==> design/flow/design.v <==
`timescale 1ns / 1ps
module mac #(
	  parameter N = 16
    )(
    input clk,rst,ce,
    input [N-1:0] a,
    input [N-1:0] b,
    input [N-1:0] c,
    output reg [N-1:0] p
    );
always@(posedge clk)
 begin
    if(rst)
    begin
        p<=0;
    end
    else if(ce)
    begin
        p <= (a*b+c);
    end
 end
endmodule
module variable_shift_reg #(parameter width = 8, parameter size = 3) (
input clk,
input ce,
input rst,
input [width-1:0] data_in,
output [width-1:0] data_out
);
reg [width-1:0] sr [size-1:0];
generate
genvar i;
for(i = 0;i < size;i = i + 1)
begin
    always@(posedge clk)
    begin
        if(rst)
        begin
            sr[i] <= 'd0;
        end
        else
        begin
            if(ce)
            begin
                if(i == 'd0)
                begin
                    sr[i] <= data_in;
                end
                else
                begin
                    sr[i] <= sr[i-1];
                end
            end
        end
    end
end
endgenerate
assign data_out = sr[size-1];
endmodule
module convolver #(
parameter n = 9'h010,
parameter k = 9'h003,
parameter s = 1,
parameter N = 16
)(
input clk,
input ce,
input global_rst,
input [N-1:0] activation,
input [(k*k)*16-1:0] weight1,
output[N-1:0] conv_op,
output valid_conv,
output end_conv
);
reg [31:0] count,count2,count3,row_count;
reg en1,en2,en3;
wire [15:0] tmp [k*k+1:0];
wire [15:0] weight [0:k*k-1];
generate
	genvar l;
	for(l=0;l<k*k;l=l+1)
	begin
      assign weight [l][N-1:0] = weight1[N*l +: N];
	end
endgenerate
assign tmp[0] = 32'h0000000;
generate
genvar i;
  for(i = 0;i<k*k;i=i+1)
  begin: MAC
    if((i+1)%k ==0)
    begin
      if(i==k*k-1)
      begin
      mac #(.N(N)) mac(
        .clk(clk),
        .ce(ce),
        .rst(global_rst),
        .a(activation),
        .b(weight[i]),
        .c(tmp[i]),
        .p(conv_op)
        );
      end
      else
      begin
      wire [N-1:0] tmp2;
      mac #(.N(N)) mac(
        .clk(clk),
        .ce(ce),
        .rst(global_rst),
        .a(activation),
        .b(weight[i]),
        .c(tmp[i]),
        .p(tmp2)
        );
      variable_shift_reg #(.width(N),.size(n-k)) SR (
          .clk(clk),
          .ce(ce),
          .rst(global_rst),
          .data_in(tmp2),
          .data_out(tmp[i+1])
          );
      end
    end
    else
    begin
   mac #(.N(N)) mac2(
      .clk(clk),
      .ce(ce),
      .rst(global_rst),
      .a(activation),
      .b(weight[i]),
      .c(tmp[i]),
      .p(tmp[i+1])
      );
    end
  end
endgenerate
always@(posedge clk)
begin
  if(global_rst)
  begin
    count <=0;
    count2<=0;
    count3<=0;
    row_count <= 0;
    en1<=0;
    en2<=1;
    en3<=0;
  end
  else if(ce)
  begin
    if(count == (k-1)*n+k-1)
    begin
      en1 <= 1'b1;
      count <= count+1'b1;
    end
    else
    begin
      count<= count+1'b1;
    end
  if(en1 && en2)
  begin
    if(count2 == n-k)
    begin
      count2 <= 0;
      en2 <= 0 ;
      row_count <= row_count + 1'b1;
    end
    else
    begin
      count2 <= count2 + 1'b1;
    end
  end
  if(~en2)
  begin
  if(count3 == k-2)
  begin
    count3<=0;
    en2 <= 1'b1;
  end
  else
    count3 <= count3 + 1'b1;
  end
  if((((count2 + 1) % s == 0) && (row_count % s == 0))||(count3 == k-2)&&(row_count % s == 0)||(count == (k-1)*n+k-1))
  begin
    en3 <= 1;
  end
  else
    en3 <= 0;
  end
end
	assign end_conv = (count>= n*n+2) ? 1'b1 : 1'b0;
	assign valid_conv = (en1&&en2&&en3);
endmodule
==> design/flow/run.sh <==
#!/bin/bash
# the make line also repeats each setting of config.mk as NAME=value (left out here)
make -C /OpenROAD-flow-scripts/flow DESIGN_CONFIG=/design/flow/config.mk WORK_HOME=/design/flow/orfs CLKGATE_MAP_FILE= finish
==> design/flow/config.mk <==
export PLATFORM = sky130hd
export DESIGN_NAME = convolver
export DESIGN_NICKNAME = convolver
export VERILOG_FILES = /design/flow/design.v
export SDC_FILE = /design/flow/constraint.sdc
export NUM_CORES = 4
export LEC_CHECK = 0
export ABC_AREA = 1
export CAP_MARGIN = 10
export CELL_PAD_IN_SITES_GLOBAL_PLACEMENT = 3
export CORE_MARGIN = 2
export CORE_UTILIZATION = 39
export CTS_CLUSTER_SIZE = 61
export SLEW_MARGIN = 40
==> design/flow/constraint.sdc <==
create_clock -name core_clock -period 8.0 [get_ports {clk}]
set_input_delay 1.6000 -clock core_clock [delete_from_list [all_inputs] [get_ports {clk}]]
set_output_delay 1.6000 -clock core_clock [all_outputs]
set_load 0.01 [all_outputs]
==> flow_summary.ini, run 1 <==
; physical design summary
[setup_path]
critPathMaxFanout = 16
r2r_setup_slack_ns = 3.71
crit_end = MAC[8].genblk1.genblk1.mac.p[14]$_SDFFE_PP0P_
arrival_ns = 7.35
critical_path_class = input port to register
cp_num_cells = 25
slowest_delay_ns = 0.79
end_kind = register
worstSetupStartpointType = input port
crit_start = weight1[129]
cp.required_ns = 8.60
path_delay_family = adder cells
slowest_stage = clkdlybuf4s50_1
reg2regPathDepth = 19
worstReg2RegStart = MAC[7].genblk1.mac2.p[8]$_SDFFE_PP0P_
critPathBufInv = 7
rr_endpoint = MAC[8].genblk1.genblk1.mac.p[13]$_SDFFE_PP0P_

[synthesis]
aoi_share_pct = 7.34
yosysTopAreaCell = fa_1
netlist_top_cells_count = inv_1, nand2_1, nor2_1
ys_cells = 9315
syn_inst = 9315
xor_share_pct = 2.89
edf_count = 0
ys_seq_share_pct = 19.7
fp_nets = 10800
ys_ff = 659
syn_area_per_cell_um2 = 7.19
ys_area_um2 = 67000
synthArstFlopShare_pct = 0
ys_sh_adder_pct = 33.7
top_cell = inv_1
synth_warnings = 4
syn_area_um2 = 67000
simple_gate_area_share_pct = 21.2
top_logic_kind = adder cells
synth-main-ff-cell = dfxtp_1
mux_share_pct = 0
top_cell_area_share_pct = 24.9
area_leaders = fa_1, dfxtp_1, inv_1, nand2_1, ha_1
synthDistinctLibCells = 53

[drt]
drt-met1-wl_mm = 96.1
vias = 54600
antenna_left = 0
route.detailed.drc = 0
dr.pass1.iters = 5
routed.top_layer = met5
route.met3.wl_mm = 7.30
detail_route.wirelength_mm = 197
met2WireLength_mm = 90.0
drtIter0Drc = 2856
viasPerCell = 4.73
wire_per_inst_um = 17.1

[grt]
grt_usage_pct = 22.8
antenna_found_initial = 17
grt_pass1_wl_mm = 315
grt.overflow.total = 0
grt_pass1_vias = 55200
grt_start_max_net_pins = 191

[sta]
fin_crit_sh_pct = 84.4
finalSetupViolCount = 0
period_minus_slack_ns = 6.75
setup_tns_ns = 0
rsz0062_at_grt = no
skew_ns = 0.0470
slew_headroom_pct = 43.8
finalMaxSlewViolations = 0
max_freq_mhz = 148
finalHoldViolations = 0
layout_setup_ws_ns = 1.25
worst_slew_pin_slew_ns = 0.843
hold_ws_ns = 0.460

[min_path]
hold_path_depth = 2
hold_path_class = register to register
hold_start = en3$_SDFFE_PP0P_
whs_endpoint = en3$_SDFFE_PP0P_

[run_status]
status = timing/DRC/antenna clean

[cts]
holdBufCountCts = 0
path_clk_slew_ns = 0.06
cts_buffers = 81
root_buffer = clkbuf_16
tritoncts = built
htreeDepth = 3
cts_max_path_buffers = 3
cts_setup_buffers = 0
clock-sinks = 659
cts.repair.resized = 0
clkLatencyLatePin_ns = 0.69

[finish]
flop_area_um2 = 13200
logic_area_um2 = 43600
fillCellCount = 18000
fin_util_pct = 43.1
syn_to_final_growth_pct = 10.1
layout.cells.non_filler = 11500
nets = 10700

[floorplan]
die_height_um = 418
rows = 152
core-area_um2 = 171000
dieArea_um2 = 175000
ioPinCount = 181
initial_core_util_pct = 39.1
die_w_um = 418

[place]
pre_cts_ws_ns = 0.577
port_buffers = 180
dpl.cell_count = 11400
place_congestion = 0.855
place_hpwl_mm = 150

[power_and_ir_drop]
seqPwrFrac_pct = 14.6
maxPowerGroup = combinational logic
p_seq_w = 0.00387
switchingPower_w = 0.0132
p_sw_share_pct = 49.9
powerDensity_nw_per_um2 = 359
pg_comb_w = 0.0188
p_clk_w = 0.00378
power_frac_clock_pct = 14.3
power_frac_comb_pct = 71.1
intPower_w = 0.0133
ir_drop_v = 0.000337
leakage_nw = 39.7

[flow_run]
max-cap-violations = 0
warnings = 41
[routing by layer]
metal	track usage, %	vias up
met5	0	-
met4	4.39	8
met3	2.64	180
met2	37.4	777
met1	32.5	26300
li1	-	27300
[through the flow]
| step | power, W | instance area [um^2] |
|---|---|---|
| after floorplan | 0.0177 | 67000 |
| after CTS | 0.0270 | 73700 |
| final | 0.0265 | 73700 |
| after global placement | 0.0229 | 70900 |
| after global routing | 0.0299 | 73700 |
| after detailed placement | 0.0229 | 71000 |
[final cells by class]
class	count	share of cell area [%]
tap	2233	3.79
inverter	2248	11.5
timing repair buffer	291	4.03
multi-input combinational	5958	59.1
clock inverter	23	0.529
antenna	4	0.0136
clock buffer	117	3.15
sequential	659	17.9
==> run 2: changes to the inputs <==
Settings changed: ABC_AREA 1 to not set, CAP_MARGIN 10 to 15, CELL_PAD_IN_SITES_GLOBAL_PLACEMENT 3 to not set, CORE_UTILIZATION 39 to 72, CTS_CLUSTER_SIZE 61 to 37, HOLD_SLACK_MARGIN set to 0.29, PLACE_DENSITY set to 0.66, SETUP_SLACK_MARGIN set to -0.3, SLEW_MARGIN 40 to 20, TNS_END_PERCENT set to 40.
Clock period 8.0 ns to 5.09 ns, I/O delays scaled along.
==> run 2 against run 1 <==
Now fails the layout checks on setup timing. Cell count fell by 23%. Critical endpoint is now MAC[3].genblk1.mac2.p[14]$_SDFFE_PP0P_. Sequential share of layout area fell by 0.14 points. Largest power group unchanged. Total power rose by 81%. First-iteration DRC count rose by 27%.
==> flow_summary.ini, run 2 <==
; physical design summary
[synthesis]
syn_area_um2 = 63200
aoi_share_pct = 2.67
synth_warnings = 4
synth-main-ff-cell = dfxtp_1
ys_cells = 7097
area_leaders = fa_1, dfxtp_1, ha_1, mux2i_1, inv_1
syn_inst = 7097
ys_sh_adder_pct = 35.7
xor_share_pct = 6.17
ys_seq_share_pct = 20.9
fp_nets = 8563
simple_gate_area_share_pct = 15.8
synthArstFlopShare_pct = 0
ys_ff = 659
synthDistinctLibCells = 59
netlist_top_cells_count = inv_1, fa_1, nand2_1
yosysTopAreaCell = fa_1
top_logic_kind = adder cells
edf_count = 0
top_cell = inv_1
mux_share_pct = 8.43
ys_area_um2 = 63200
syn_area_per_cell_um2 = 8.90
top_cell_area_share_pct = 26.4

[sta]
fin_crit_sh_pct = 114
worst_slew_pin_slew_ns = 0.951
max_freq_mhz = 173
layout_setup_ws_ns = -0.706
skew_ns = 0.0295
hold_ws_ns = 0.477
finalSetupViolCount = 59
rsz0062_at_grt = yes
setup_tns_ns = -20.02
slew_headroom_pct = 36.6
period_minus_slack_ns = 5.80
finalHoldViolations = 0
finalMaxSlewViolations = 0

[min_path]
hold_path_class = register to register
hold_start = MAC[0].genblk1.mac2.p[0]$_SDFFE_PP0P_
whs_endpoint = MAC[0].genblk1.mac2.p[0]$_SDFFE_PP0P_
hold_path_depth = 2

[setup_path]
critical_path_class = input port to register
reg2regPathDepth = 17
crit_start = activation[9]
slowest_stage = fa_1
worstSetupStartpointType = input port
end_kind = register
cp.required_ns = 5.58
path_delay_family = adder cells
critPathBufInv = 8
r2r_setup_slack_ns = 0.64
cp_num_cells = 24
worstReg2RegStart = MAC[2].genblk1.genblk1.SR.sr[12][10]$_SDFFE_PP0P_
arrival_ns = 6.29
cp_common_cell = fa_1
rr_endpoint = MAC[3].genblk1.mac2.p[14]$_SDFFE_PP0P_
crit_end = MAC[3].genblk1.mac2.p[14]$_SDFFE_PP0P_
crit_chain = buf_8 > buf_12 > buf_12 > buf_6 > and2_4 > fa_1 > inv_2 > fa_1 > fa_1 > fa_1 > inv_2 > fa_1 > inv_2 > fa_1 > inv_2 > ha_4 > and2_4 > or2_4 > a21oi_4 > nor2b_1 > a311oi_1 > xnor2_1 > mux2i_1 > nor2_1
slowest_delay_ns = 0.55
critPathMaxFanout = 4

[flow_run]
max-cap-violations = 0
warnings = 49

[drt]
wire_per_inst_um = 18.6
detail_route.wirelength_mm = 165
viasPerCell = 5.50
route.detailed.drc = 0
dr.pass1.iters = 6
drtIter0Drc = 3621
antenna_left = 0
vias = 48700

[finish]
syn_to_final_growth_pct = 17.7
layout.cells.non_filler = 8862
nets = 9116
fillCellCount = 4953
fin_util_pct = 85.6
final_area_um2 = 74300

[power_and_ir_drop]
power_frac_clock_pct = 11.4
intPower_w = 0.0269
p_clk_w = 0.00544
seqPwrFrac_pct = 12.2
p_sw_share_pct = 43.8
leakage_nw = 36.9
powerDensity_nw_per_um2 = 644
maxPowerGroup = combinational logic
switchingPower_w = 0.0210
ir_drop_v = 0.00125
p_seq_w = 0.00583
pg_comb_w = 0.0366
power_frac_comb_pct = 76.4

[floorplan]
rows = 108
die_height_um = 300
ioPinCount = 181
core-area_um2 = 86900
initial_core_util_pct = 72.7
die_w_um = 300
dieArea_um2 = 90100

[cts]
cts_max_path_buffers = 3
clock-sinks = 659
cts_buffers = 73
tritoncts = built
clkLatencyLatePin_ns = 0.65
htreeDepth = 3
path_clk_slew_ns = 0.06
root_buffer = clkbuf_16
holdBufCountCts = 0

[grt]
antenna_found_initial = 8
grt_pass1_wl_mm = 262
grt_pass1_vias = 51400
grt.overflow.total = 0
grt_start_max_net_pins = 207
grt_usage_pct = 36.6

[place]
place_hpwl_mm = 123
place_congestion = 0.935
port_buffers = 180
placed_area_um2 = 70600
dpl.cell_count = 8701

[run_status]
so.violations = setup timing
status = complete, but fails checks
-- run 2: routing by layer --
metal / part of all wire [%] / track usage (%)
met4: 4.4 / 14.3
met5: 0.029 / 0
met2: 49 / 62.1
met3: 7.5 / 5.83
met1: 40 / 47.2
-- run 2: area by class of cell --
type                       instances  area (um^2)  area share (%)
sequential                       659        13200            17.7
antenna                            6         15.0          0.0202
clock inverter                    24          327           0.439
timing repair buffer             828         7580            10.2
tap                             1155         1450            1.94
clock buffer                     102         2120            2.85
inverter                        1370         5140            6.92
multi-input combinational       4718        44500            59.9
-- run 2: repair_timing --
item,CTS,global route
pin swaps,94,99
setup endpoints to repair,56,55
gates resized,209,157
hold endpoints to repair,0,0
cloned,3,1
setup buffers,31,7
-- run 2: through the flow --
stage | setup WS [ns] | total power, W
finish | -0.706 | 0.0478
global route | -0.817 | 0.0516
CTS | -0.716 | 0.0453
detailed placement | -1.54 | 0.0382
global placement | -1.47 | 0.0370
floorplan | -1.14 | 0.0279
==> run 3: changes to the inputs <==
Settings changed: CAP_MARGIN 15 to 20, CORE_UTILIZATION 72 to 40, CTS_CLUSTER_SIZE 37 to not set, GPL_ROUTABILITY_DRIVEN set to 0, HOLD_SLACK_MARGIN 0.29 to not set, PLACE_DENSITY 0.66 to not set, SETUP_SLACK_MARGIN -0.3 to 1.48, TNS_END_PERCENT 40 to not set.
Clock period 5.09 ns to 7.29 ns, I/O delays scaled along.
==> run 3 against run 2 <==
The run now finishes clean. Count of clock-buffer cells in the layout rose by 6. Combinational power fell by 36%. Sequential share of layout area rose by 0.10 points. Die area rose by 79%. Area after synthesis did not move. Hold slack got worse by 0.017 ns. Cell count rose by 6.5%. Setup slack improved by 1.8 ns. Non-clock buffer count fell by 329. Register-to-register slack improved by 2.3 ns. Critical path type unchanged. Critical endpoint is now MAC[6].genblk1.mac2.p[15]$_SDFFE_PP0P_. Largest power group unchanged. Highest routed layer unchanged.
==> flow_summary.ini, run 3 <==
; physical design summary
[cts]
holdBufCountCts = 0
cts_max_path_buffers = 3
htreeDepth = 3
root_buffer = clkbuf_16
clock-sinks = 659
tritoncts = built
cts_buffers = 77
path_clk_slew_ns = 0.06
clkLatencyLatePin_ns = 0.64

[synthesis]
netlist_top_cells_count = inv_1, fa_1, nand2_1
fp_nets = 8563
syn_inst = 7097
xor_share_pct = 6.17
edf_count = 0
synth_warnings = 4
ys_seq_share_pct = 20.9
top_cell_area_share_pct = 26.4
aoi_share_pct = 2.67
ys_ff = 659
top_cell = inv_1
yosysTopAreaCell = fa_1
top_logic_kind = adder cells
ys_sh_adder_pct = 35.7
ys_area_um2 = 63200
synthDistinctLibCells = 59
syn_area_um2 = 63200
synthArstFlopShare_pct = 0
area_leaders = fa_1, dfxtp_1, ha_1, mux2i_1, inv_1
simple_gate_area_share_pct = 15.8
mux_share_pct = 8.43
synth-main-ff-cell = dfxtp_1
ys_cells = 7097
syn_area_per_cell_um2 = 8.90

[power_and_ir_drop]
power_frac_clock_pct = 12.3
switchingPower_w = 0.0139
ir_drop_v = 0.000507
pg_comb_w = 0.0234
p_clk_w = 0.00384
leakage_nw = 35.6
p_sw_share_pct = 44.3
maxPowerGroup = combinational logic
seqPwrFrac_pct = 13.0
intPower_w = 0.0174
p_seq_w = 0.00406
power_frac_comb_pct = 74.8
powerDensity_nw_per_um2 = 423

[floorplan]
die_w_um = 401
die_height_um = 401
rows = 145
ioPinCount = 181
dieArea_um2 = 161000
core-area_um2 = 157000
initial_core_util_pct = 40.4

[min_path]
whs_endpoint = en3$_SDFFE_PP0P_
hold_start = en3$_SDFFE_PP0P_
hold_path_depth = 2
hold_path_class = register to register

[grt]
grt_start_max_net_pins = 204
grt_usage_pct = 20.6
antenna_found_initial = 23
grt_pass1_vias = 47000
grt_pass1_wl_mm = 264
grt.overflow.total = 0

[sta]
fin_crit_sh_pct = 84.7
period_minus_slack_ns = 6.18
finalHoldViolations = 0
slew_headroom_pct = 29.8
rsz0062_at_grt = yes
worst_slew_pin_slew_ns = 1.05
finalSetupViolCount = 0
finalMaxSlewViolations = 0
skew_ns = 0.0202
setup_tns_ns = 0
max_freq_mhz = 162

[setup_path]
reg2regPathDepth = 18
crit_start = activation[9]
rr_endpoint = MAC[4].genblk1.mac2.p[14]$_SDFFE_PP0P_
crit_end = MAC[6].genblk1.mac2.p[15]$_SDFFE_PP0P_
critical_path_class = input port to register
worstSetupStartpointType = input port
arrival_ns = 6.65
r2r_setup_slack_ns = 2.94
critPathBufInv = 11
cp_num_cells = 26
cp.required_ns = 7.76
path_delay_family = adder cells
cp_common_cell = fa_1
worstReg2RegStart = MAC[3].genblk1.mac2.p[4]$_SDFFE_PP0P_
end_kind = register
critPathMaxFanout = 7
slowest_delay_ns = 0.54
slowest_stage = fa_1

[flow_run]
max-cap-violations = 0
warnings = 44

[finish]
syn_to_final_growth_pct = 17.0
layout.cells.non_filler = 9441
fillCellCount = 14700
nets = 8791

[drt]
vias = 45700
drtIter0Drc = 2607
dr.pass1.iters = 5
viasPerCell = 4.84
antenna_left = 0
detail_route.wirelength_mm = 170
route.detailed.drc = 0
wire_per_inst_um = 18.0

[run_status]
status = timing/DRC/antenna clean

[place]
place_hpwl_mm = 120
dpl.cell_count = 9153
port_buffers = 180
run 3: area by class of cell:
class / count / area, um^2 / area share (%)
multi-input combinational: 4718 / 44900 / 60.8
sequential: 659 / 13200 / 17.9
timing repair buffer: 499 / 5570 / 7.54
inverter: 1370 / 5140 / 6.96
tap: 2058 / 2570 / 3.48
clock buffer: 108 / 2190 / 2.97
clock inverter: 24 / 287 / 0.388
antenna: 5 / 12.5 / 0.0169
run 3: per-stage QoR:
step / utilization [%] / hold slack, ns / power [W] / worst slack [ns] / cell area (um^2)
after CTS: 46.2 / 0.470 / 0.0295 / 1.18 / 72400
after detailed placement: 43.6 / 0.457 / 0.0246 / 0.0770 / 68300
after global placement: 43.6 / 0.441 / 0.0242 / 0.0917 / 68300
after floorplan: - / 0.427 / 0.0200 / 0.624 / 64300
final: 47.2 / 0.460 / 0.0313 / 1.11 / 73900
after global routing: 47.2 / 0.491 / 0.0342 / 0.951 / 73900
run 3: timing repair:
action,4_1_cts,5_1_grt
setup buffers,72,55
pin swaps,135,168
setup endpoints to repair,55,49
resized,372,208
gates cloned,12,12
run 3: layer usage:
metal	track usage (%)	vias up	routed length (um)
li1	-	21800	-
met1	28.1	22600	75000
met2	34.1	1007	79300
met3	3.33	244	11000
met4	4.69	16	4510
met5	0	-	110
==> run 4: changes to the inputs <==
Settings changed: CORE_UTILIZATION 40 to 70, CTS_CLUSTER_SIZE set to 37, GPL_ROUTABILITY_DRIVEN 0 to not set, SETUP_SLACK_MARGIN 1.48 to not set.
Clock period 7.29 ns to 5.51 ns, I/O delays scaled along.
==> run 4 against run 3 <==
Now fails the layout checks on setup timing. First-iteration DRC count grew 36%. Cell count is 5.5% lower. Via count up 5.8%. Area after synthesis unchanged. Global-route usage increased by 14 points. Sequential share of layout area is 0.30 points lower. Count of clock-buffer cells in the layout decreased by 12. Register-to-register slack got worse by 1.8 ns. Sequential power rose by 33%. Total power is 43% higher. Routed wire length shrank 5.2%.
==> flow_summary.ini, run 4 <==
; physical design summary
[power_and_ir_drop]
powerDensity_nw_per_um2 = 595
seqPwrFrac_pct = 12.0
power_frac_clock_pct = 11.3
power_frac_comb_pct = 76.7
ir_drop_v = 0.00154
p_seq_w = 0.00538
maxPowerGroup = combinational logic
switchingPower_w = 0.0193
pg_comb_w = 0.0343
leakage_nw = 37.2
p_sw_share_pct = 43.2
intPower_w = 0.0254
p_clk_w = 0.00503

[drt]
detail_route.wirelength_mm = 161
antenna_left = 0
wire_per_inst_um = 18.1
drtIter0Drc = 3548
vias = 48400
route.detailed.drc = 0
dr.pass1.iters = 6
viasPerCell = 5.42

[grt]
grt_start_max_net_pins = 216
grt_pass1_wl_mm = 258
antenna_found_initial = 13
grt_pass1_vias = 50200
grt.overflow.total = 0
grt_usage_pct = 34.6

[synthesis]
syn_inst = 7097
top_cell_area_share_pct = 26.4
simple_gate_area_share_pct = 15.8
ys_area_um2 = 63200
edf_count = 0
top_logic_kind = adder cells
syn_area_um2 = 63200
syn_area_per_cell_um2 = 8.90
ys_ff = 659
mux_share_pct = 8.43
fp_nets = 8563
synthDistinctLibCells = 59
yosysTopAreaCell = fa_1
ys_seq_share_pct = 20.9
ys_sh_adder_pct = 35.7
synth-main-ff-cell = dfxtp_1
netlist_top_cells_count = inv_1, fa_1, nand2_1
synth_warnings = 4
ys_cells = 7097
top_cell = inv_1
area_leaders = fa_1, dfxtp_1, ha_1, mux2i_1, inv_1
aoi_share_pct = 2.67
xor_share_pct = 6.17
synthArstFlopShare_pct = 0

[cts]
htreeDepth = 3
clkLatencyLatePin_ns = 0.62
root_buffer = clkbuf_16
cts_buffers = 70
path_clk_slew_ns = 0.06
tritoncts = built
clock-sinks = 659
holdBufCountCts = 0
cts_max_path_buffers = 3

[place]
place_hpwl_mm = 120
pre_cts_ws_ns = -1.21
port_buffers = 180
place_congestion = 0.921
dpl.cell_count = 8704

[sta]
skew_ns = 0.0299
rsz0062_at_grt = yes
period_minus_slack_ns = 5.85
finalHoldViolations = 0
setup_tns_ns = -4.54
finalMaxSlewViolations = 0
worst_slew_pin_slew_ns = 1.09
slew_headroom_pct = 27.6
max_freq_mhz = 171
fin_crit_sh_pct = 106
layout_setup_ws_ns = -0.338
finalSetupViolCount = 30

[setup_path]
cp_num_cells = 24
worstReg2RegStart = MAC[0].genblk1.mac2.p[11]$_SDFFE_PP0P_
critPathMaxFanout = 5
rr_endpoint = MAC[1].genblk1.mac2.p[14]$_SDFFE_PP0P_
critical_path_class = input port to register
slowest_delay_ns = 0.53
cp.required_ns = 5.99
crit_end = MAC[1].genblk1.mac2.p[14]$_SDFFE_PP0P_
r2r_setup_slack_ns = 1.10
crit_start = activation[10]
crit_chain = buf_12 > buf_12 > and2_4 > fa_1 > inv_1 > fa_1 > inv_2 > fa_1 > inv_1 > fa_1 > inv_2 > fa_1 > inv_1 > fa_1 > inv_2 > ha_4 > and2_4 > or2_4 > a21oi_4 > nor2b_1 > a311oi_2 > xnor2_1 > mux2i_1 > nor2_1
cp_common_cell = fa_1
worstSetupStartpointType = input port
arrival_ns = 6.33
slowest_stage = fa_1
path_delay_family = adder cells
end_kind = register
reg2regPathDepth = 17
critPathBufInv = 8

[run_status]
so.violations = setup timing
status = complete, but fails checks

[min_path]
whs_endpoint = en3$_SDFFE_PP0P_
hold_path_class = register to register
hold_start = en3$_SDFFE_PP0P_
hold_path_depth = 2

[floorplan]
die_w_um = 304
dieArea_um2 = 92700
core-area_um2 = 89700
ioPinCount = 181
initial_core_util_pct = 70.4
rows = 110
die_height_um = 304

[flow_run]
warnings = 52
max-cap-violations = 0

[finish]
syn_to_final_growth_pct = 19.0
fin_util_pct = 83.8
nets = 9156
layout.cells.non_filler = 8925
run 4: what timing repair did:
action	4_1_cts	5_1_grt
hold endpoints to repair	0	0
resized	235	267
buffers inserted	67	33
endpoints found under the setup margin	54	56
pin swaps	123	206
gates cloned	4	4
run 4: area by class of cell:
cell class,instances,area (um^2)
flip-flops and latches,659,13200
inverters,1370,5140
clock buffers,96,2020
diodes,6,15.0
well taps,1176,1470
fillers,5448,14600
clock inverters,29,455
multi-input cells,4718,44900
repair buffers,871,7980
run 4: through the flow:
step | power (W) | area (um^2) | hold WS, ns
after detailed placement | 0.0358 | 70600 | 0.451
after floorplan | 0.0263 | 64100 | 0.427
after global routing | 0.0485 | 75200 | 0.498
after global placement | 0.0348 | 70600 | 0.439
final | 0.0447 | 75200 | 0.461
after CTS | 0.0420 | 74100 | 0.468
run 4: layer usage:
metal | vias to the layer above | part of all wire (%) | track usage (%)
met5 | - | 0.038 | 0
met4 | 10 | 3.9 | 11.9
met3 | 389 | 7.3 | 5.75
met2 | 1556 | 48 | 57.7
met1 | 23800 | 41 | 45.9
li1 | 22600 | - | -
==> run 5: changes to the inputs <==
Settings changed: ABC_AREA set to 1, CAP_MARGIN 20 to 10, CELL_PAD_IN_SITES_GLOBAL_PLACEMENT set to 3, CORE_ASPECT_RATIO set to 1.2, CORE_UTILIZATION 70 to 39, CTS_CLUSTER_SIZE 37 to 33, GPL_TIMING_DRIVEN set to 0, MAX_ROUTING_LAYER set to met5, SLEW_MARGIN 20 to 40, TNS_END_PERCENT set to 15.
Clock period 5.51 ns to 8.0 ns, I/O delays scaled along.
==> run 5 against run 4 <==
Now clean on timing, DRC and antenna. Die area up 89%. Hold slack worse by 0.00077 ns. First-iteration DRC count up 18%. Combinational power down 42%. Count of clock-buffer cells in the layout up 2. Sequential power down 28%. Synthesized cell count up 31%. Area after synthesis up 6.0%. Via count up 21%. Clock skew up 0.0010 ns. Utilization down 40 points. Routed wire length up 69%. Critical endpoint is now MAC[4].genblk1.mac2.p[15]$_SDFFE_PP0P_.
==> flow_summary.ini, run 5 <==
; physical design summary
[finish]
logic_area_um2 = 43600
layout.cells.non_filler = 11900
flop_area_um2 = 13200
fillCellCount = 17900
syn_to_final_growth_pct = 12.2
nets = 11000

[synthesis]
mux_share_pct = 0
fp_nets = 10800
synth-main-ff-cell = dfxtp_1
synthArstFlopShare_pct = 0
syn_inst = 9315
top_logic_kind = adder cells
simple_gate_area_share_pct = 21.2
ys_sh_adder_pct = 33.7
edf_count = 0
ys_area_um2 = 67000
syn_area_um2 = 67000
aoi_share_pct = 7.34
ys_cells = 9315
area_leaders = fa_1, dfxtp_1, inv_1, nand2_1, ha_1
synth_warnings = 4
top_cell = inv_1
syn_area_per_cell_um2 = 7.19
yosysTopAreaCell = fa_1
netlist_top_cells_count = inv_1, nand2_1, nor2_1
top_cell_area_share_pct = 24.9
xor_share_pct = 2.89
ys_ff = 659
ys_seq_share_pct = 19.7
synthDistinctLibCells = 53

[power_and_ir_drop]
power_frac_clock_pct = 13.3
maxPowerGroup = combinational logic
p_clk_w = 0.00366
leakage_nw = 40.4
pg_comb_w = 0.0200
powerDensity_nw_per_um2 = 366
power_frac_comb_pct = 72.7
ir_drop_v = 0.000655
switchingPower_w = 0.0144
p_seq_w = 0.00386
p_sw_share_pct = 52.2
total_power_w = 0.0275
seqPwrFrac_pct = 14.0
intPower_w = 0.0132

[setup_path]
rr_endpoint = MAC[8].genblk1.genblk1.mac.p[13]$_SDFFE_PP0P_
crit_end = MAC[4].genblk1.mac2.p[15]$_SDFFE_PP0P_
path_delay_family = adder cells
worstSetupStartpointType = input port
r2r_setup_slack_ns = 3.47
worstReg2RegStart = MAC[7].genblk1.mac2.p[3]$_SDFFE_PP0P_
crit_start = activation[10]
critical_path_class = input port to register
reg2regPathDepth = 21
slowest_stage = buf_2
cp_common_cell = fa_1
arrival_ns = 8.43
critPathMaxFanout = 10
slowest_delay_ns = 0.55
critPathBufInv = 7
crit_chain = buf_2 > buf_4 > clkbuf_4 > buf_2 > nand2_1 > fa_1 > fa_1 > fa_1 > inv_1 > fa_1 > fa_1 > inv_1 > fa_1 > inv_1 > ha_1 > a21oi_1 > o221ai_1 > a21oi_2 > a21oi_1 > nor2_1 > nor2_1
end_kind = register
cp.required_ns = 8.57
cp_num_cells = 21

[floorplan]
initial_core_util_pct = 39.3
core-area_um2 = 171000
dieArea_um2 = 175000
die_w_um = 382
ioPinCount = 181
die_height_um = 458
rows = 166

[sta]
slew_headroom_pct = 39.4
finalSetupViolCount = 0
finalMaxSlewViolations = 0
finalHoldViolations = 0
max_freq_mhz = 127
skew_ns = 0.0309
rsz0062_at_grt = no
fin_crit_sh_pct = 98.2
worst_slew_pin_slew_ns = 0.910
period_minus_slack_ns = 7.86

[min_path]
hold_start = en3$_SDFFE_PP0P_
hold_path_depth = 2
whs_endpoint = en3$_SDFFE_PP0P_
hold_path_class = register to register

[grt]
grt_usage_pct = 31.2
grt_pass1_vias = 58200
antenna_found_initial = 24
grt.overflow.total = 0
grt_pass1_wl_mm = 397
grt_start_max_net_pins = 20

[drt]
detail_route.wirelength_mm = 272
viasPerCell = 4.92
antenna_left = 0
vias = 58600
wire_per_inst_um = 22.9
dr.pass1.iters = 5
drtIter0Drc = 4189
route.detailed.drc = 0

[place]
port_buffers = 134
place_congestion = 0.939
place_hpwl_mm = 221
dpl.cell_count = 11800

[cts]
htreeDepth = 3
cts_buffers = 74
path_clk_slew_ns = 0.08
cts_setup_buffers = 0
clkLatencyLatePin_ns = 0.69
clock-sinks = 659
tritoncts = built
root_buffer = clkbuf_16
cts_max_path_buffers = 3

[flow_run]
max-cap-violations = 0
warnings = 31

[run_status]
status = timing/DRC/antenna clean
run 5: layout make-up:
| cell class | count | area share [%] |
|---|---|---|
| clock buffer | 98 | 2.80 |
| clock inverter | 36 | 0.629 |
| antenna | 5 | 0.0166 |
| inverter | 2248 | 11.2 |
| timing repair buffer | 179 | 3.34 |
| tap | 2268 | 3.78 |
| sequential | 659 | 17.6 |
| multi-input combinational | 5958 | 58.0 |
| buffer | 445 | 2.64 |
run 5: routing by layer:
metal / share of wire [%] / vias to the layer above / track usage, %
li1: - / 28000 / -
met1: 42 / 28400 / 40.0
met2: 47 / 1673 / 52.1
met3: 6.1 / 438 / 4.57
met4: 5.2 / 16 / 13.9
met5: 0.039 / - / 0
run 5: stage by stage:
stage               cell area (um^2)  util, %  setup TNS [ns]  hold slack (ns)  setup slack [ns]
finish                         75200     44.1               0            0.460             0.143
global route                   75200     44.1               0            0.483            0.0105
CTS                            75200     44.1               0            0.461           0.00452
detailed placement             72500     42.5          -67.23            0.451             -1.47
global placement               71200     41.7         -203.56            0.444             -2.96
floorplan                      67000        -               0            0.436              1.20
run 5: repair_timing:
item                       in CTS  in global routing
resized                        23                 17
hold buffers                    0                  0
setup endpoints to repair      49                 21
==> run 6: changes to the inputs <==
Settings changed: ABC_AREA 1 to not set, CAP_MARGIN 10 to 20, CELL_PAD_IN_SITES_GLOBAL_PLACEMENT 3 to not set, CORE_ASPECT_RATIO 1.2 to not set, CORE_UTILIZATION 39 to 72, CTS_CLUSTER_SIZE 33 to 37, GPL_TIMING_DRIVEN 0 to not set, MAX_ROUTING_LAYER met5 to not set, PLACE_DENSITY_LB_ADDON set to 0.0, SETUP_SLACK_MARGIN set to -0.39, SLEW_MARGIN 40 to 20, TNS_END_PERCENT 15 to 5.
Clock period 8.0 ns to 5.35 ns, I/O delays scaled along.
==> run 6 against run 5 <==
Now fails the layout checks on setup timing. Via count is 17% lower. Sequential power is 44% higher. Largest power group unchanged. First-iteration DRC count is 22% lower.
==> flow_summary.ini, run 6 <==
; physical design summary
[run_status]
status = complete, but fails checks
so.violations = setup timing

[synthesis]
synthArstFlopShare_pct = 0
fp_nets = 8563
top_logic_kind = adder cells
edf_count = 0
syn_inst = 7097
ys_area_um2 = 63200
yosysTopAreaCell = fa_1
ys_cells = 7097
xor_share_pct = 6.17
ys_seq_share_pct = 20.9
syn_area_per_cell_um2 = 8.90
mux_share_pct = 8.43
ys_ff = 659
top_cell_area_share_pct = 26.4
top_cell = inv_1
synthDistinctLibCells = 59
synth_warnings = 4
syn_area_um2 = 63200
synth-main-ff-cell = dfxtp_1
ys_sh_adder_pct = 35.7
aoi_share_pct = 2.67
netlist_top_cells_count = inv_1, fa_1, nand2_1
simple_gate_area_share_pct = 15.8
area_leaders = fa_1, dfxtp_1, ha_1, mux2i_1, inv_1

[power_and_ir_drop]
powerDensity_nw_per_um2 = 583
p_clk_w = 0.00532
p_sw_share_pct = 43.1
switchingPower_w = 0.0184
p_seq_w = 0.00555
pg_comb_w = 0.0319
ir_drop_v = 0.00147
power_frac_clock_pct = 12.4
maxPowerGroup = combinational logic
total_power_w = 0.0427
intPower_w = 0.0243
leakage_nw = 36.5
seqPwrFrac_pct = 13.0
power_frac_comb_pct = 74.6

[floorplan]
dieArea_um2 = 90100
initial_core_util_pct = 72.7
die_height_um = 300
rows = 108
die_w_um = 300
ioPinCount = 181
core-area_um2 = 86900

[sta]
layout_setup_ws_ns = -0.452
fin_crit_sh_pct = 108
rsz0062_at_grt = yes
worst_slew_pin_slew_ns = 1.01
finalSetupViolCount = 51
max_freq_mhz = 172
period_minus_slack_ns = 5.80
finalMaxSlewViolations = 0
slew_headroom_pct = 32.4
finalHoldViolations = 0
skew_ns = 0.0585

[min_path]
hold_path_class = register to register
hold_path_depth = 2
whs_endpoint = en3$_SDFFE_PP0P_
hold_start = en3$_SDFFE_PP0P_

[cts]
root_buffer = clkbuf_16
path_clk_slew_ns = 0.07
cts_max_path_buffers = 3
cts_buffers = 71
clock-sinks = 659
htreeDepth = 3
tritoncts = built
clkLatencyLatePin_ns = 0.65

[setup_path]
rr_endpoint = MAC[3].genblk1.mac2.p[15]$_SDFFE_PP0P_
path_delay_family = adder cells
cp_num_cells = 22
critPathBufInv = 8
slowest_delay_ns = 0.53
cp.required_ns = 5.87
crit_chain = buf_16 > buf_12 > buf_16 > buf_4 > and2_1 > fa_1 > inv_1 > fa_1 > fa_1 > inv_1 > fa_1 > fa_1 > inv_1 > fa_1 > inv_1 > ha_1 > nand3_1 > a32oi_4 > o31ai_4 > xnor2_1 > mux2i_1 > nor2_1
reg2regPathDepth = 17
worstReg2RegStart = MAC[2].genblk1.genblk1.SR.sr[12][11]$_SDFFE_PP0P_
crit_start = activation[7]
slowest_stage = fa_1
cp_common_cell = fa_1
critPathMaxFanout = 7
r2r_setup_slack_ns = 0.91
crit_end = MAC[8].genblk1.genblk1.mac.p[15]$_SDFFE_PP0P_
critical_path_class = input port to register
arrival_ns = 6.32
worstSetupStartpointType = input port
end_kind = register

[finish]
layout.cells.non_filler = 8819
fin_util_pct = 84.4
nets = 9070
syn_to_final_growth_pct = 16.0
fillCellCount = 5194

[drt]
vias = 48700
viasPerCell = 5.52
route.detailed.drc = 0
dr.pass1.iters = 7
drtIter0Drc = 3256
detail_route.wirelength_mm = 162
wire_per_inst_um = 18.4
antenna_left = 0

[grt]
grt_usage_pct = 36.4
antenna_found_initial = 11
grt_pass1_wl_mm = 261
grt_start_max_net_pins = 197
grt_pass1_vias = 51400
grt.overflow.total = 0

[flow_run]
warnings = 53
max-cap-violations = 0

[place]
dpl.cell_count = 8686
pre_cts_ws_ns = -1.44
port_buffers = 180
place_hpwl_mm = 122
place_congestion = 0.937
-- run 6: timing repair --
item / 4_1_cts / 5_1_grt
pin swaps: 43 / 56
gates resized: 147 / 107
hold buffers: 0 / 0
buffers inserted: 15 / 4
cloned: 3 / 1
endpoints found under the setup margin: 39 / 42
-- run 6: per-stage QoR --
| stage | area (um^2) | setup TNS, ns | hold slack, ns |
|---|---|---|---|
| floorplan | 63600 | -38.83 | 0.427 |
| global placement | 70300 | -69.02 | 0.439 |
| detailed placement | 70300 | -76.03 | 0.446 |
| CTS | 73100 | -13.43 | 0.460 |
| global route | 73300 | -21.14 | 0.503 |
| finish | 73300 | -11.67 | 0.455 |
-- run 6: layout make-up --
cell class                 count  area, um^2  share of cell area, %
antenna                        7        17.5                 0.0239
clock inverter                32         517                  0.705
multi-input combinational   4718       44000                   60.0
inverter                    1370        5140                   7.01
clock buffer                  94        2040                   2.79
timing repair buffer         784        6980                   9.52
tap                         1155        1450                   1.97
sequential                   659       13200                   18.0
-- run 6: metal layers --
metal | wire (um) | track usage, % | vias to the layer above
met4 | 7660 | 15.8 | 14
met2 | 78000 | 61.4 | 1819
met3 | 12100 | 5.89 | 491
li1 | - | - | 22400
met5 | 88 | 0 | -
met1 | 64500 | 46.5 | 24000
==> run 7: changes to the inputs <==
Settings changed: CAP_MARGIN 20 to 15, CTS_CLUSTER_DIAMETER set to 29, HOLD_SLACK_MARGIN set to -0.1, PLACE_DENSITY_LB_ADDON 0.0 to not set, SETUP_SLACK_MARGIN -0.39 to 0.32, TNS_END_PERCENT 5 to not set.
Clock period 5.35 ns to 6.36 ns, I/O delays scaled along.
==> run 7 against run 6 <==
Now clean on timing, DRC and antenna. Critical path depth is the same. Global-route usage grew 1.4 points. Routed wire length grew 5.0%. Sequential power shrank 16%. Synthesized cell count is the same. Cell count grew 0.50%. Total power shrank 8.0%. First-iteration DRC count grew 0.68%. Utilization grew 2.0 points. Cell area grew 2.3%. Hold slack gained 0.0080 ns. Critical path type unchanged. Critical endpoint is now MAC[4].genblk1.mac2.p[15]$_SDFFE_PP0P_. Largest power group unchanged. Highest routed layer unchanged.
==> flow_summary.ini, run 7 <==
; physical design summary
[place]
place_congestion = 0.906
place_hpwl_mm = 119
dpl.cell_count = 8576
port_buffers = 180
placed_area_um2 = 69600

[setup_path]
cp.required_ns = 6.94
cp_common_cell = fa_1
arrival_ns = 6.63
worstReg2RegStart = MAC[2].genblk1.genblk1.SR.sr[12][3]$_SDFFE_PP0P_
end_kind = register
critPathBufInv = 6
slowest_delay_ns = 0.57
rr_endpoint = MAC[3].genblk1.mac2.p[13]$_SDFFE_PP0P_
crit_end = MAC[4].genblk1.mac2.p[15]$_SDFFE_PP0P_
cp_num_cells = 22
worstSetupStartpointType = input port
reg2regPathDepth = 19
critPathMaxFanout = 15
path_delay_family = adder cells
slowest_stage = fa_1
crit_start = activation[9]
crit_chain = buf_2 > buf_4 > nand2_1 > fa_1 > fa_1 > inv_2 > fa_1 > inv_2 > fa_1 > fa_1 > fa_1 > inv_2 > ha_4 > and2_4 > or2_4 > a21oi_4 > buf_4 > nand2_1 > o31ai_2 > xnor2_1 > mux2i_1 > nor2_1
r2r_setup_slack_ns = 1.69
critical_path_class = input port to register

[power_and_ir_drop]
ir_drop_v = 0.00102
seqPwrFrac_pct = 11.9
leakage_nw = 37.4
p_clk_w = 0.00725
maxPowerGroup = combinational logic
switchingPower_w = 0.0167
power_frac_comb_pct = 69.6
p_sw_share_pct = 42.5
pg_comb_w = 0.0274
power_frac_clock_pct = 18.4
powerDensity_nw_per_um2 = 524
p_seq_w = 0.00468
intPower_w = 0.0226

[cts]
cts_max_path_buffers = 3
clock-sinks = 659
root_buffer = clkbuf_16
clkLatencyLatePin_ns = 0.73
cts_buffers = 136
htreeDepth = 4
tritoncts = built
path_clk_slew_ns = 0.05

[floorplan]
ioPinCount = 181
die_w_um = 300
die_height_um = 300
initial_core_util_pct = 72.7
dieArea_um2 = 90100
core-area_um2 = 86900
rows = 108

[drt]
viasPerCell = 5.58
dr.pass1.iters = 6
route.detailed.drc = 0
wire_per_inst_um = 19.2
antenna_left = 0
vias = 49500
drtIter0Drc = 3278
detail_route.wirelength_mm = 171

[synthesis]
ys_seq_share_pct = 20.9
synthDistinctLibCells = 59
simple_gate_area_share_pct = 15.8
xor_share_pct = 6.17
synth-main-ff-cell = dfxtp_1
fp_nets = 8563
synth_warnings = 4
edf_count = 0
ys_area_um2 = 63200
area_leaders = fa_1, dfxtp_1, ha_1, mux2i_1, inv_1
netlist_top_cells_count = inv_1, fa_1, nand2_1
mux_share_pct = 8.43
aoi_share_pct = 2.67
syn_inst = 7097
synthArstFlopShare_pct = 0
top_cell = inv_1
syn_area_per_cell_um2 = 8.90
syn_area_um2 = 63200
yosysTopAreaCell = fa_1
top_cell_area_share_pct = 26.4
ys_ff = 659
ys_sh_adder_pct = 35.7
top_logic_kind = adder cells
ys_cells = 7097

[grt]
grt_start_max_net_pins = 200
grt_pass1_vias = 52700
grt_usage_pct = 37.8
grt_pass1_wl_mm = 271
grt.overflow.total = 0
antenna_found_initial = 12

[flow_run]
warnings = 58
max-cap-violations = 0

[sta]
finalMaxSlewViolations = 0
finalHoldViolations = 0
skew_ns = 0.0530
rsz0062_at_grt = yes
max_freq_mhz = 165
worst_slew_pin_slew_ns = 1.25
slew_headroom_pct = 16.7
period_minus_slack_ns = 6.05
finalSetupViolCount = 0
fin_crit_sh_pct = 95.1

[run_status]
status = timing/DRC/antenna clean

[min_path]
whs_endpoint = en3$_SDFFE_PP0P_
hold_path_class = register to register
hold_path_depth = 2
hold_start = en3$_SDFFE_PP0P_

[finish]
final_area_um2 = 75000
fin_util_pct = 86.3
nets = 9055
syn_to_final_growth_pct = 18.7
fillCellCount = 4620
layout.cells.non_filler = 8863
## run 7: cell type report
class                           count  area, um^2  share of cell area, %
Tap cell                         1155        1450                   1.93
Clock inverter                     88        1060                   1.41
Sequential cell                   659       13200                   17.6
Antenna cell                        6        15.0                 0.0200
Clock buffer                      163        3680                   4.91
Inverter                         1370        5140                   6.86
Multi-Input combinational cell   4718       44000                   58.6
Timing Repair Buffer              704        6500                   8.66
## run 7: stage by stage
step                      setup slack (ns)  TNS, ns  power [W]  hold WS (ns)
after global routing                 0.206        0     0.0424         0.499
after global placement              -0.448   -11.24     0.0294         0.437
after detailed placement            -0.538   -14.52     0.0302         0.456
after floorplan                     -0.120   -0.223     0.0223         0.427
final                                0.311        0     0.0393         0.463
after CTS                            0.265        0     0.0384         0.469
## run 7: repair_timing
action,in CTS,in global routing
pin swaps,10,64
hold endpoints to repair,0,0
hold buffers,0,0
setup endpoints to repair,10,43
resized,24,117
cloned,0,1
setup buffers,3,26
## run 7: metal layers
metal,global-route usage [%],up-vias,wire length (um)
met4,17.1,8,8130
met5,0,-,49
li1,-,22400,-
met1,46.9,24500,66500
met2,64.7,1950,83700
met3,6.73,530,12100
==> run 8: changes to the inputs <==
Settings changed: ABC_AREA set to 0, CAP_MARGIN 15 to 25, CELL_PAD_IN_SITES_DETAIL_PLACEMENT set to 1, CELL_PAD_IN_SITES_GLOBAL_PLACEMENT set to 2, CORE_MARGIN 2 to 5, CORE_UTILIZATION 72 to 28, CTS_CLUSTER_DIAMETER 29 to 136, CTS_CLUSTER_SIZE 37 to not set, GPL_ROUTABILITY_DRIVEN set to 0, HOLD_SLACK_MARGIN -0.1 to not set, MAX_ROUTING_LAYER set to met4, PLACE_DENSITY_LB_ADDON set to 0.22, SETUP_SLACK_MARGIN 0.32 to not set, TNS_END_PERCENT set to 35.
Clock period 6.36 ns to 3.99 ns, I/O delays scaled along.
==> run 8 against run 7 <==
The layout now fails its checks (setup timing). Critical path depth is 2 higher. Clock power is 11% higher. Utilization is 50 points lower. Setup slack worse by 1.8 ns. Via count is 3.4% lower.
==> flow_summary.ini, run 8 <==
; physical design summary
[setup_path]
slowest_stage = fa_1
critPathMaxFanout = 5
cp.required_ns = 4.62
worstReg2RegStart = MAC[4].genblk1.mac2.p[11]$_SDFFE_PP0P_
slowest_delay_ns = 0.56
critical_path_class = input port to register
path_delay_family = adder cells
cp_num_cells = 24
crit_chain = buf_16 > buf_8 > buf_12 > and2_4 > fa_1 > inv_2 > fa_1 > fa_1 > fa_1 > inv_2 > fa_1 > inv_1 > fa_1 > inv_2 > ha_4 > and2_4 > or2_1 > a21oi_2 > buf_6 > nor2b_4 > a311oi_2 > xnor2_1 > mux2i_1 > nor2_1
crit_start = activation[8]
critPathBufInv = 8
r2r_setup_slack_ns = -0.23
reg2regPathDepth = 17
worstSetupStartpointType = input port
crit_end = MAC[8].genblk1.genblk1.mac.p[14]$_SDFFE_PP0P_
rr_endpoint = MAC[5].genblk1.genblk1.mac.p[14]$_SDFFE_PP0P_
cp_common_cell = fa_1
arrival_ns = 6.11
end_kind = register

[power_and_ir_drop]
powerDensity_nw_per_um2 = 833
p_sw_share_pct = 43.0
pg_comb_w = 0.0519
total_power_w = 0.0674
p_clk_w = 0.00806
seqPwrFrac_pct = 11.0
maxPowerGroup = combinational logic
p_seq_w = 0.00742
power_frac_comb_pct = 77.0
leakage_nw = 38.8
switchingPower_w = 0.0290
ir_drop_v = 0.000801
power_frac_clock_pct = 12.0
intPower_w = 0.0384

[grt]
use_met1_pct = 22.4
grt.overflow.total = 0
grt_busiest_layer = met2
grt_start_max_net_pins = 116
grt_usage_pct = 17.3
grt_pass1_vias = 53000
use_met3_pct = 1.75
antenna_found_initial = 14
grt_pass1_wl_mm = 312
gr-usage-met2_pct = 29.5

[floorplan]
core-area_um2 = 225000
dieArea_um2 = 235000
die_w_um = 485
die_height_um = 485
rows = 174
ioPinCount = 181
initial_core_util_pct = 28.1

[drt]
detail_route.wirelength_mm = 201
antenna_left = 0
wire_per_inst_um = 18.3
dr.pass1.iters = 7
viasPerCell = 4.36
drtIter0Drc = 1585
route.detailed.drc = 0
vias = 47800

[sta]
slew_headroom_pct = 37.0
finalMaxSlewViolations = 0
worst_slew_pin_slew_ns = 0.944
rsz0062_at_grt = yes
finalHoldViolations = 0
max_freq_mhz = 182
layout_setup_ws_ns = -1.49
finalSetupViolCount = 90
skew_ns = 0.0418
period_minus_slack_ns = 5.48
fin_crit_sh_pct = 137

[synthesis]
area_leaders = fa_1, dfxtp_1, ha_1, mux2i_1, inv_1
ys_ff = 659
syn_area_per_cell_um2 = 8.90
aoi_share_pct = 2.67
ys_sh_adder_pct = 35.7
simple_gate_area_share_pct = 15.8
ys_seq_share_pct = 20.9
syn_inst = 7097
yosysTopAreaCell = fa_1
ys_area_um2 = 63200
synthArstFlopShare_pct = 0
synthDistinctLibCells = 59
edf_count = 0
synth-main-ff-cell = dfxtp_1
top_cell_area_share_pct = 26.4
fp_nets = 8563
top_logic_kind = adder cells
top_cell = inv_1
netlist_top_cells_count = inv_1, fa_1, nand2_1
mux_share_pct = 8.43
syn_area_um2 = 63200
ys_cells = 7097
xor_share_pct = 6.17
synth_warnings = 4

[cts]
cts_max_path_buffers = 3
clock-sinks = 659
cts_buffers = 85
root_buffer = clkbuf_16
tritoncts = built
htreeDepth = 3
clkLatencyLatePin_ns = 0.70
path_clk_slew_ns = 0.06

[place]
dpl.cell_count = 10600
port_buffers = 180
place_hpwl_mm = 156

[finish]
logic_area_um2 = 45500
fillCellCount = 25800
layout.cells.non_filler = 11000
fin_util_pct = 36.0
flop_area_um2 = 13200
nets = 9356
syn_to_final_growth_pct = 28.2

[min_path]
hold_path_depth = 2
hold_start = global_rst
whs_endpoint = count[13]$_SDFFE_PP0P_
hold_path_class = input port to register

[flow_run]
max-cap-violations = 0
warnings = 48

[run_status]
so.violations = setup timing
status = complete, but fails checks
run 8: layer usage:
layer | vias up | part of all wire [%]
met5 | - | 0
met4 | 0 | 2.7
met3 | 210 | 2.5
met2 | 483 | 49
met1 | 24100 | 46
li1 | 23000 | -
run 8: per-stage QoR:
stage	area [um^2]	worst slack (ns)	hold WS [ns]	TNS [ns]
floorplan	64200	-2.02	0.427	-113.86
global placement	74000	-2.60	0.437	-196.88
detailed placement	74000	-2.60	0.465	-201.12
CTS	79400	-1.47	0.413	-85.82
global route	81000	-1.63	0.441	-95.61
finish	81000	-1.49	0.472	-84.44
run 8: area by class of cell:
| class | instances | share of cell area (%) |
|---|---|---|
| Antenna cell | 6 | 0.0185 |
| Clock buffer | 119 | 3.03 |
| Clock inverter | 33 | 0.616 |
| Inverter | 1370 | 6.35 |
| Multi-Input combinational cell | 4718 | 56.2 |
| Sequential cell | 659 | 16.3 |
| Tap cell | 2992 | 4.62 |
| Timing Repair Buffer | 1056 | 12.9 |
run 8: timing repair:
| item | in CTS | in global routing |
|---|---|---|
| hold endpoints to repair | 0 | 0 |
| hold buffers | 0 | 0 |
| buffers inserted | 112 | 54 |
| pin swaps | 198 | 193 |
| setup endpoints to repair | 103 | 103 |
| gates cloned | 8 | 4 |
| resized | 418 | 279 |
==> run 9: changes to the inputs <==
Settings changed: CAP_MARGIN 25 to 20, CELL_PAD_IN_SITES_DETAIL_PLACEMENT 1 to 2, CELL_PAD_IN_SITES_GLOBAL_PLACEMENT 2 to 0, CORE_ASPECT_RATIO set to 1.33, CORE_MARGIN 5 to 6, GPL_ROUTABILITY_DRIVEN 0 to 1, MIN_ROUTING_LAYER set to met2.
==> run 9 against run 8 <==
The layout still fails its checks (setup timing). Non-clock buffer count shrank 29. Synthesized cell count stayed put. Sequential power grew 0.8%. Critical path type unchanged.
==> flow_summary.ini, run 9 <==
; physical design summary
[power_and_ir_drop]
p_clk_w = 0.00784
p_seq_w = 0.00748
power_frac_comb_pct = 79.3
leakage_nw = 38.6
seqPwrFrac_pct = 10.1
maxPowerGroup = combinational logic
power_frac_clock_pct = 10.6
p_sw_share_pct = 46.9
intPower_w = 0.0393
ir_drop_v = 0.000777
switchingPower_w = 0.0347
powerDensity_nw_per_um2 = 915
pg_comb_w = 0.0586

[setup_path]
worstReg2RegStart = MAC[4].genblk1.mac2.p[10]$_SDFFE_PP0P_
critPathBufInv = 7
arrival_ns = 6.39
rr_endpoint = MAC[5].genblk1.genblk1.mac.p[14]$_SDFFE_PP0P_
path_delay_family = adder cells
end_kind = register
slowest_stage = fa_1
crit_chain = buf_16 > buf_8 > buf_6 > and2_4 > fa_1 > inv_2 > fa_1 > fa_1 > fa_1 > inv_1 > fa_1 > inv_2 > fa_1 > inv_2 > ha_4 > and2_4 > or2_4 > a21oi_4 > nor2b_2 > a311oi_4 > xnor2_1 > mux2i_1 > nor2_1
cp_common_cell = fa_1
crit_end = MAC[5].genblk1.genblk1.mac.p[14]$_SDFFE_PP0P_
r2r_setup_slack_ns = -0.79
crit_start = activation[10]
cp_num_cells = 23
critical_path_class = input port to register
worstSetupStartpointType = input port
slowest_delay_ns = 0.63
critPathMaxFanout = 7
reg2regPathDepth = 17
cp.required_ns = 4.60

[synthesis]
ys_ff = 659
netlist_top_cells_count = inv_1, fa_1, nand2_1
yosysTopAreaCell = fa_1
top_cell_area_share_pct = 26.4
synth-main-ff-cell = dfxtp_1
xor_share_pct = 6.17
ys_cells = 7097
ys_sh_adder_pct = 35.7
mux_share_pct = 8.43
syn_area_um2 = 63200
fp_nets = 8563
synthDistinctLibCells = 59
ys_area_um2 = 63200
area_leaders = fa_1, dfxtp_1, ha_1, mux2i_1, inv_1
synth_warnings = 4
aoi_share_pct = 2.67
top_cell = inv_1
syn_inst = 7097
edf_count = 0
synthArstFlopShare_pct = 0
simple_gate_area_share_pct = 15.8
ys_seq_share_pct = 20.9
syn_area_per_cell_um2 = 8.90
top_logic_kind = adder cells

[sta]
skew_ns = 0.0622
setup_tns_ns = -98.26
finalMaxSlewViolations = 0
finalHoldViolations = 0
worst_slew_pin_slew_ns = 1.06
slew_headroom_pct = 29.6
fin_crit_sh_pct = 145
period_minus_slack_ns = 5.78
finalSetupViolCount = 98
rsz0062_at_grt = yes
layout_setup_ws_ns = -1.79
max_freq_mhz = 173

[place]
dpl.cell_count = 10600
port_buffers = 180
place_hpwl_mm = 173
place_congestion = 0.902

[min_path]
hold_path_class = register to register
hold_path_depth = 2
hold_start = MAC[2].genblk1.genblk1.SR.sr[8][2]$_SDFFE_PP0P_
whs_endpoint = MAC[2].genblk1.genblk1.SR.sr[9][2]$_SDFFE_PP0P_

[floorplan]
ioPinCount = 181
die_height_um = 560
die_w_um = 424
initial_core_util_pct = 28.2
rows = 200
core-area_um2 = 224000
dieArea_um2 = 237000

[drt]
vias = 69900
route.detailed.drc = 0
viasPerCell = 6.42
wire_per_inst_um = 23.2
detail_route.wirelength_mm = 253
drtIter0Drc = 10200
dr.pass1.iters = 9
antenna_left = 0

[finish]
nets = 9320
layout.cells.non_filler = 10900
syn_to_final_growth_pct = 27.9
fin_util_pct = 36.1

[cts]
clkLatencyLatePin_ns = 0.76
clock-sinks = 659
tritoncts = built
cts_buffers = 78
path_clk_slew_ns = 0.06
htreeDepth = 3
root_buffer = clkbuf_16
cts_max_path_buffers = 3

[grt]
grt_pass1_wl_mm = 360
grt.overflow.total = 0
grt_pass1_vias = 84400
grt_start_max_net_pins = 167
antenna_found_initial = 0
grt_usage_pct = 30.8

[flow_run]
max-cap-violations = 0
warnings = 52

[run_status]
status = complete, but fails checks
so.violations = setup timing
[run 9: cell type report]
| type | instances | area, um^2 |
|---|---|---|
| fillers | 24400 | 143000 |
| multi-input cells | 4718 | 45700 |
| flip-flops and latches | 659 | 13200 |
| repair buffers | 1027 | 10300 |
| inverters | 1370 | 5140 |
| well taps | 2929 | 3660 |
| clock buffers | 106 | 2200 |
| clock inverters | 32 | 515 |
| diodes | 48 | 120 |
[run 9: what timing repair did]
item                                    CTS  global route
endpoints found under the setup margin  105           103
pin swaps                               224           220
hold buffers                              0             0
gates resized                           454           364
setup buffers                            89            70
endpoints found under the hold margin     0             0
gates cloned                             12             6
[run 9: stage by stage]
stage | cell area (um^2) | worst slack [ns] | hold WS, ns | power, W
after floorplan | 64200 | -2.02 | 0.427 | 0.0362
after global placement | 73800 | -2.77 | 0.440 | 0.0513
after detailed placement | 73800 | -2.80 | 0.477 | 0.0536
after CTS | 79000 | -1.60 | 0.476 | 0.0657
after global routing | 80700 | -1.86 | 0.507 | 0.0783
final | 80800 | -1.79 | 0.449 | 0.0739
[run 9: layer usage]
metal / wire [um] / GRT usage (%) / vias up
met1: 0 / - / 24500
met2: 135000 / 37.8 / 20500
li1: - / - / 22800
met5: 0 / - / -
met3: 93700 / 37.1 / 2128
met4: 24500 / 6.90 / 0
==> run 10: changes to the inputs <==
Settings changed: ABC_AREA 0 to not set, CELL_PAD_IN_SITES_DETAIL_PLACEMENT 2 to 0, CELL_PAD_IN_SITES_GLOBAL_PLACEMENT 0 to not set, CORE_ASPECT_RATIO 1.33 to not set, CORE_MARGIN 6 to 2, CORE_UTILIZATION 28 to 46, CTS_CLUSTER_DIAMETER 136 to 326, GPL_ROUTABILITY_DRIVEN 1 to 0, MAX_ROUTING_LAYER met4 to not set, MIN_ROUTING_LAYER met2 to not set, PLACE_DENSITY set to 0.88, PLACE_DENSITY_LB_ADDON 0.22 to not set, SLEW_MARGIN 20 to 40, TNS_END_PERCENT 35 to not set.
Clock period 3.99 ns to 4.46 ns, I/O delays scaled along.
==> run 10 against run 9 <==
Fails layout checks on capacitance limit, slew limit, setup timing. Area after synthesis stayed put. Largest cell class unchanged. Setup slack got worse by 0.82 ns. Clock skew decreased by 0.015 ns. Highest routed layer is now met5.
==> flow_summary.ini, run 10 <==
; physical design summary
[setup_path]
r2r_setup_slack_ns = -0.91
critPathMaxFanout = 12
worstSetupStartpointType = input port
crit_end = MAC[0].genblk1.mac2.p[15]$_SDFFE_PP0P_
slowest_stage = fa_1
cp.required_ns = 4.96
crit_chain = buf_12 > buf_4 > buf_4 > and2_1 > fa_1 > inv_2 > fa_2 > fa_2 > fa_1 > inv_1 > fa_1 > inv_1 > fa_1 > inv_2 > ha_4 > a21o_1 > a221oi_2 > o21ai_1 > xnor2_1 > mux2i_1 > nor2_2
end_kind = register
cp_common_cell = fa_1
path_delay_family = adder cells
worstReg2RegStart = MAC[2].genblk1.genblk1.SR.sr[12][12]$_SDFFE_PP0P_
critical_path_class = input port to register
rr_endpoint = MAC[3].genblk1.mac2.p[14]$_SDFFE_PP0P_
crit_start = activation[8]
slowest_delay_ns = 0.90
arrival_ns = 7.57
reg2regPathDepth = 14
cp_num_cells = 21
critPathBufInv = 7

[power_and_ir_drop]
leakage_nw = 38.1
maxPowerGroup = combinational logic
intPower_w = 0.0351
power_frac_clock_pct = 9.6
p_clk_w = 0.00651
powerDensity_nw_per_um2 = 861
power_frac_comb_pct = 80.5
switchingPower_w = 0.0328
p_sw_share_pct = 48.3
pg_comb_w = 0.0547
ir_drop_v = 0.00110
p_seq_w = 0.00672
seqPwrFrac_pct = 9.9

[drt]
wire_per_inst_um = 26.0
viasPerCell = 6.06
antenna_left = 0
dr.pass1.iters = 22
vias = 58500
route.detailed.drc = 0
drtIter0Drc = 9022
detail_route.wirelength_mm = 251

[synthesis]
synthArstFlopShare_pct = 0
area_leaders = fa_1, dfxtp_1, ha_1, mux2i_1, inv_1
xor_share_pct = 6.17
edf_count = 0
synth_warnings = 4
syn_area_um2 = 63200
top_cell = inv_1
synthDistinctLibCells = 59
ys_area_um2 = 63200
syn_inst = 7097
mux_share_pct = 8.43
yosysTopAreaCell = fa_1
fp_nets = 8563
simple_gate_area_share_pct = 15.8
top_cell_area_share_pct = 26.4
synth-main-ff-cell = dfxtp_1
ys_seq_share_pct = 20.9
ys_sh_adder_pct = 35.7
netlist_top_cells_count = inv_1, fa_1, nand2_1
aoi_share_pct = 2.67
top_logic_kind = adder cells
ys_cells = 7097
ys_ff = 659
syn_area_per_cell_um2 = 8.90

[place]
dpl.cell_count = 9325
port_buffers = 180
placed_area_um2 = 72200
pre_cts_ws_ns = -2.29
place_hpwl_mm = 130

[sta]
hold_ws_ns = 0.465
finalSetupViolCount = 86
slew_headroom_pct = -25.1
fin_crit_sh_pct = 158
finalMaxSlewViolations = 6
layout_setup_ws_ns = -2.61
rsz0062_at_grt = yes
skew_ns = 0.0470
max_freq_mhz = 141
period_minus_slack_ns = 7.07
finalHoldViolations = 0
worst_slew_pin_slew_ns = 1.86

[min_path]
hold_path_depth = 2
hold_path_class = register to register
hold_start = en3$_SDFFE_PP0P_
whs_endpoint = en3$_SDFFE_PP0P_

[cts]
cts_max_path_buffers = 3
cts_buffers = 71
clkLatencyLatePin_ns = 0.67
clock-sinks = 659
htreeDepth = 3
tritoncts = built
root_buffer = clkbuf_16
path_clk_slew_ns = 0.10

[floorplan]
die_w_um = 375
ioPinCount = 181
initial_core_util_pct = 46.5
dieArea_um2 = 140000
core-area_um2 = 136000
die_height_um = 375
rows = 135

[finish]
nets = 9261
fillCellCount = 9137
flop_area_um2 = 13200
logic_area_um2 = 46400
syn_to_final_growth_pct = 24.9
final_area_um2 = 78900
layout.cells.non_filler = 9660

[grt]
grt.overflow.total = 0
grt_pass1_vias = 58700
grt_usage_pct = 28.3
grt_start_max_net_pins = 172
antenna_found_initial = 36
grt_pass1_wl_mm = 315

[run_status]
so.violations = capacitance limit, slew limit, setup timing
status = complete, but fails checks

[flow_run]
max-cap-violations = 3
warnings = 49
## run 10: routing by layer
| layer | routed length [um] | share of wire [%] | GRT usage (%) | vias up |
|---|---|---|---|---|
| met4 | 29000 | 12 | 20.8 | 59 |
| met5 | 1260 | 0.50 | 0.0343 | - |
| met3 | 38100 | 15 | 8.70 | 2728 |
| met1 | 74500 | 30 | 30.5 | 27300 |
| met2 | 108000 | 43 | 47.0 | 5635 |
| li1 | - | - | - | 22800 |
## run 10: layout make-up
class	count	area share, %
multi-input cells	4718	58.7
flip-flops and latches	659	16.7
repair buffers	975	12.0
inverters	1370	6.52
well taps	1781	2.82
clock buffers	90	2.48
clock inverters	35	0.603
diodes	32	0.101
## run 10: what timing repair did
item / 4_1_cts / 5_1_grt
setup endpoints to repair: 89 / 92
gates cloned: 8 / 1
pin swaps: 236 / 285
hold buffers: 0 / 0
hold endpoints to repair: 0 / 0
setup buffers: 117 / 89
gates resized: 493 / 403
## run 10: per-stage QoR
| stage | util [%] | total power (W) | TNS [ns] |
|---|---|---|---|
| global route | 58.0 | 0.0700 | -91.72 |
| detailed placement | 53.1 | 0.0467 | -141.83 |
| finish | 58.0 | 0.0679 | -88.89 |
| global placement | 53.0 | 0.0444 | -131.08 |
| floorplan | - | 0.0337 | -70.28 |
| CTS | 56.7 | 0.0565 | -56.23 |
No activity file was given, so power comes from the tool's default toggle rates.
